## JK
// Top_FFT
module Top_FFT #(
    parameter   INTEGER_SIZE = 4,
                FRACT_SIZE = 14,
                NFFT = 64
) (
    input       wire                                             clk, rst,
    input       wire                                             start_FFT,
    input       wire    signed  [INTEGER_SIZE+FRACT_SIZE-1:0]    serial_in_r, serial_in_i,
    output      wire    signed  [INTEGER_SIZE+FRACT_SIZE-1:0]    serial_out_r, serial_out_i,
    output      wire                                             end_FFT, data_valid_FFT
);
Size: roughly 3400 flip-flops, about 77 I/O pins, roughly 0.21 mm² of cells after synthesis.
Settings: LEC_CHECK=0, CAP_MARGIN=20, CORE_MARGIN=2, CORE_UTILIZATION=72, CTS_CLUSTER_DIAMETER=227, PLACE_DENSITY=0.6, SLEW_MARGIN=20; clock period 7.48 ns.
run.sh (not shown) runs the stock make flow with config.mk's settings and CLKGATE_MAP_FILE=.
No final results exist for JK, since it was stopped by error DPL-0033 during clock tree synthesis (4_1_cts).
### JK -> MS
# JK
export LEC_CHECK = 0
export CAP_MARGIN = 20
export CORE_MARGIN = 2
export CORE_UTILIZATION = 72
export CTS_CLUSTER_DIAMETER = 227
export PLACE_DENSITY = 0.6
export SLEW_MARGIN = 20
create_clock -name core_clock -period 7.48 [get_ports {clk}]
# MS
export LEC_CHECK = 0
export CAP_MARGIN = 20
export CORE_MARGIN = 2
export CORE_UTILIZATION = 70
export CTS_CLUSTER_DIAMETER = 227
export PLACE_DENSITY = 0.6
export SLEW_MARGIN = 20
create_clock -name core_clock -period 7.41 [get_ports {clk}]
[summary]
NOTE die outline width JK->MS increased slightly. On number of placement rows: between JK and MS, it ends up higher for MS. Looking at placeable core region across both flows, MS is the weaker of the two, with JK ahead. MS ran in full, but the layout does not pass; the checks complain about negative setup slack. Summary of MS over JK: placed wire-length estimate after detailed placement neither gained nor lost much; die area picked up an extra 2.8%; area of placed instances neither gained nor lost much; synthesized cell count neither gained nor lost much.
Input-level comparison between AL and MS:
# MS
export LEC_CHECK = 0
export CAP_MARGIN = 20
export CORE_MARGIN = 2
export CORE_UTILIZATION = 70
export CTS_CLUSTER_DIAMETER = 227
export PLACE_DENSITY = 0.6
export SLEW_MARGIN = 20
create_clock -name core_clock -period 7.41 [get_ports {clk}]
# AL
export LEC_CHECK = 0
export CAP_MARGIN = 20
export CORE_MARGIN = 2
export CORE_UTILIZATION = 28
export PLACE_DENSITY = 0.6
export SLEW_MARGIN = 20
create_clock -name core_clock -period 19.1 [get_ports {clk}]
--- outcome ---
AL finished every step from synthesis to the final layout, and the layout passed the timing, design-rule and antenna checks. Summary — buffer share of cell area, AL relative to MS: lower, by 3.1 points. Of AL and MS, it is AL that has the lower count of instances resized after the clock tree is built. A master of the slowest instance on the critical path of sky130_fd_sc_hd__fa_1 is what MS shows, while sky130_fd_sc_hd__nor2_2 belongs to AL. In the metrics for AL and MS, the one carrying the higher non-clock buffer count is MS. The number of setup buffers added after CTS in AL sits 35 below the value recorded for MS. Utilization: AL lower than MS. Compared with MS, AL shows a global-route usage that is 26 points lower.
Changes in TR relative to AL:
# AL
export LEC_CHECK = 0
export CAP_MARGIN = 20
export CORE_MARGIN = 2
export CORE_UTILIZATION = 28
export PLACE_DENSITY = 0.6
export SLEW_MARGIN = 20
create_clock -name core_clock -period 19.1 [get_ports {clk}]
# TR
export LEC_CHECK = 0
export CAP_MARGIN = 20
export CORE_MARGIN = 2
export CORE_UTILIZATION = 71
export CTS_CLUSTER_SIZE = 32
export PLACE_DENSITY = 0.6
export SLEW_MARGIN = 20
create_clock -name core_clock -period 6.52 [get_ports {clk}]
### Flow results
TR: aborted in detailed placement (3_5_place_dp) (tool error). Comparing TR against AL, there is no change at all in simple logic cell fraction of the synthesized area. Horizontal die size: lower on TR. TR vs AL: die extent in y down in TR. Comparing TR and AL, core area is lower on TR.
Input changes introduced in PW (baseline for comparison: TR):
# TR
export LEC_CHECK = 0
export CAP_MARGIN = 20
export CORE_MARGIN = 2
export CORE_UTILIZATION = 71
export CTS_CLUSTER_SIZE = 32
export PLACE_DENSITY = 0.6
export SLEW_MARGIN = 20
create_clock -name core_clock -period 6.52 [get_ports {clk}]
# PW
export LEC_CHECK = 0
export CAP_MARGIN = 20
export CORE_MARGIN = 2
export CORE_UTILIZATION = 40
export PLACE_DENSITY = 0.6
export SLEW_MARGIN = 20
create_clock -name core_clock -period 10.7 [get_ports {clk}]
### Flow results
No stage failed in PW, and the final checks on the layout all came back clean.
Comparing PW against TR, there is no change at all in share of synthesized cell area in and, or, nand and nor gates.
Comparing TR against PW, there is no change at all in total cells reported by yosys after synthesis.
Area enclosed by the die boundary (higher): PW
Relative to TR, the overall die width of PW is higher by 33%.
Die extent in y came out higher on PW than on TR.
Compared with TR, in PW number of placement rows picked up an extra 66, placeable core region picked up an extra about 80%, global placer's final weighted congestion lost about 9%.
Tally of buffers added on design ports: TR vs PW, no meaningful difference

== job 5075 ==
Top_FFT again, from the RTL that the note above started with.
clock: 8.87 ns
lec_check: 0
abc_area: 0
cap_margin: 40
cell_pad_in_sites_detail_placement: 0
core_aspect_ratio: 1.8
core_margin: 2
core_utilization: 28
cts_cluster_diameter: 163
gpl_timing_driven: 0
setup_slack_margin: 1.36
slew_margin: 20
tns_end_percent: 70
Ran to the end and failed final checks on negative setup slack: job 5075.
--- input diff job 5075..job 5055 ---
Settings: CTS_CLUSTER_DIAMETER: 163 -> unset; ABC_AREA: 0 -> unset; CELL_PAD_IN_SITES_DETAIL_PLACEMENT: 0 -> unset; PLACE_DENSITY: unset -> 0.6; CORE_ASPECT_RATIO: 1.8 -> unset; SETUP_SLACK_MARGIN: 1.36 -> unset; CORE_UTILIZATION: 28 -> 16; TNS_END_PERCENT: 70 -> unset; GPL_TIMING_DRIVEN: 0 -> unset; CAP_MARGIN: 40 -> 20; the clock period (ns, I/O delays scaled along): 8.87 -> 12.5.
## What came out
[diff] setup slack, job 5055 relative to job 5075: improvement. Job 5055: done, clean on timing, DRC and antenna. [compare] base=job 5075 new=job 5055: total of buffers placed on input and output ports +1, maximum clock frequency -15 MHz, met3 routed wirelength +1300 um, layout overhead on the synthesized area -1.6 points. Job 5075 → job 5055: worst hold slack decreased by 0.0081 ns relative to the old numbers; cell area decreased by 3400 um^2 relative to the old numbers.
For job 5937, these inputs were changed with respect to job 5055:
Settings: CORE_UTILIZATION: 16 -> 70; the clock period (ns, I/O delays scaled along): 12.5 -> 8.97.
==> results <==
Comparing job 5055 against job 5937, there is no change at all in basic-gate share of the synthesized area counting and, or, nand and nor cells.
Taking job 5055 as the reference, in job 5937 final area decreased by about 5.5% relative to the old numbers, clock share of power increased by 3.3 points relative to the old numbers, depth of the critical timing path with buffers and inverters included increased by about 3% relative to the old numbers, via count increased by 6.6% relative to the old numbers.
The following lists how job 2362 was set up differently from job 5937:
Settings: a change of CORE_UTILIZATION from 70 to 40; a change of the clock period (ns, I/O delays scaled along) from 8.97 to 12.0.
==> comparison <==
- Lower met3 wire length was reported by job 2362, not job 5937.
- Looking at library cell contributing the largest single delay on the critical path, the fa_1 result is from job 5937; the a22o_1 one comes from job 2362.
- Arrival time of the worst setup path is higher on job 2362
- Looking at fmax, job 2362 sits 20 MHz below job 5937.
- Job 2362 contains fewer vias than job 5937.
- When job 2362 is measured against job 5937, its cell area turns out 1.1% higher.
Setup changes, job 2362 to job 7803
Settings: ABC_AREA now 1, previously not set; MIN_ROUTING_LAYER now met2, previously not set; CORE_UTILIZATION now 65, was 40; CTS_CLUSTER_DIAMETER now 165, previously not set; SETUP_SLACK_MARGIN now 1.15, previously not set; GPL_TIMING_DRIVEN now 0, previously not set; CORE_ASPECT_RATIO now 1.46, previously not set; HOLD_SLACK_MARGIN now 0.02, previously not set; CTS_CLUSTER_SIZE now 11, previously not set.
--- outcome ---
Job 2362 → job 7803: starting density of the core has increased; post-synthesis compound-gate area fraction increased 0.63 points; row count moved down; chip area estimate from yosys synthesis saw an increase; vertical die size fell by 3.4%. Going from job 2362 to job 7803, worst setup slack before clock tree synthesis shrinks by 0.53 ns. In the summary table, job 7803 is marked failed, with error GRT-0116 raised in global routing (5_1_grt). For synthesized cell count, dividing the value from job 7803 by the value from job 2362 gives 1.19. Of job 2362 and job 7803, job 2362 shows the lower number of clock buffers inserted by TritonCTS, with job 7803 above it. Job 2362 → job 7803: synthesized area picked up an extra 3.9%, number of gates resized after cts neither gained nor lost much, placed wire-length estimate shows an increase of about 70%.
Changes in job 1366 relative to job 7803:
Settings: GPL_TIMING_DRIVEN removed (was 0); HOLD_SLACK_MARGIN removed (was 0.02); CORE_ASPECT_RATIO removed (was 1.46); CELL_PAD_IN_SITES_DETAIL_PLACEMENT newly set to 1; CELL_PAD_IN_SITES_GLOBAL_PLACEMENT newly set to 2; CTS_CLUSTER_SIZE removed (was 11); CORE_MARGIN changed from 2 to 6; ABC_AREA changed from 1 to 0; TNS_END_PERCENT newly set to 15; CORE_UTILIZATION changed from 65 to 40; SLEW_MARGIN changed from 20 to 35; PLACE_DENSITY removed (was 0.6); GPL_ROUTABILITY_DRIVEN newly set to 1; SETUP_SLACK_MARGIN removed (was 1.15); CTS_CLUSTER_DIAMETER removed (was 165).
--- outcome ---
Job 1366 ran to completion and came out clean on the timing, design-rule and antenna checks. Job 1366 vs. job 7803: share of synthesized area spent on multiplexers went up; area after synthesis went down; chip area went up. Job 1366 against job 7803: synthesized cell count now smaller; height of the die +about 4.6%. Diff job 1366..job 7803 | count of state elements after synthesis | unchanged. The pre-placement core utilization number comes out higher for job 7803 vs job 1366. Simple-gate area share of the yosys netlist delta for job 1366 relative to job 7803: 2.7 points lower.

Top_FFT again, from the RTL that the note above started with.
export LEC_CHECK = 0
export CAP_MARGIN = 20
export CORE_MARGIN = 2
export CORE_UTILIZATION = 72
export PLACE_DENSITY = 0.4
export SLEW_MARGIN = 20
create_clock -name core_clock -period 6.18 [get_ports {clk}]
The starting point did not get past global routing with GRT-0232.
Change:
- CORE_UTILIZATION: 72 -> 64
- PLACE_DENSITY: 0.4 -> 0.6
- clock period: 6.18 -> 12.6 ns (I/O delays scaled with it)
The changed run finished clean.
Synthesized area is unchanged.
Synthesized cell count is unchanged.
Die size came out higher by 12%.
Change:
- CORE_UTILIZATION: 64 -> 15
- clock period: 12.6 -> 10.7 ns (I/O delays scaled with it)
- cell area rose by a little under a tenth
- routed wire length fell by a little under a tenth
- worst setup slack degrades by 1.7 ns
- clock skew rose by 0.047 ns
Change:
- CORE_UTILIZATION: 15 -> 70
- CTS_CLUSTER_SIZE: not set -> 37
- clock period: 10.7 -> 8.76 ns (I/O delays scaled with it)
=> The changed run produced a layout that fails on antenna violations; combinational power is higher by 39%; non-clock buffer count climbs by 213; area after synthesis does not change; via count rose by about 9%; clock power increases by 39%; core utilization is higher by 59 points; routed wire length came out higher by about 23%.
No activity file was given, so power comes from the tool's default toggle rates.
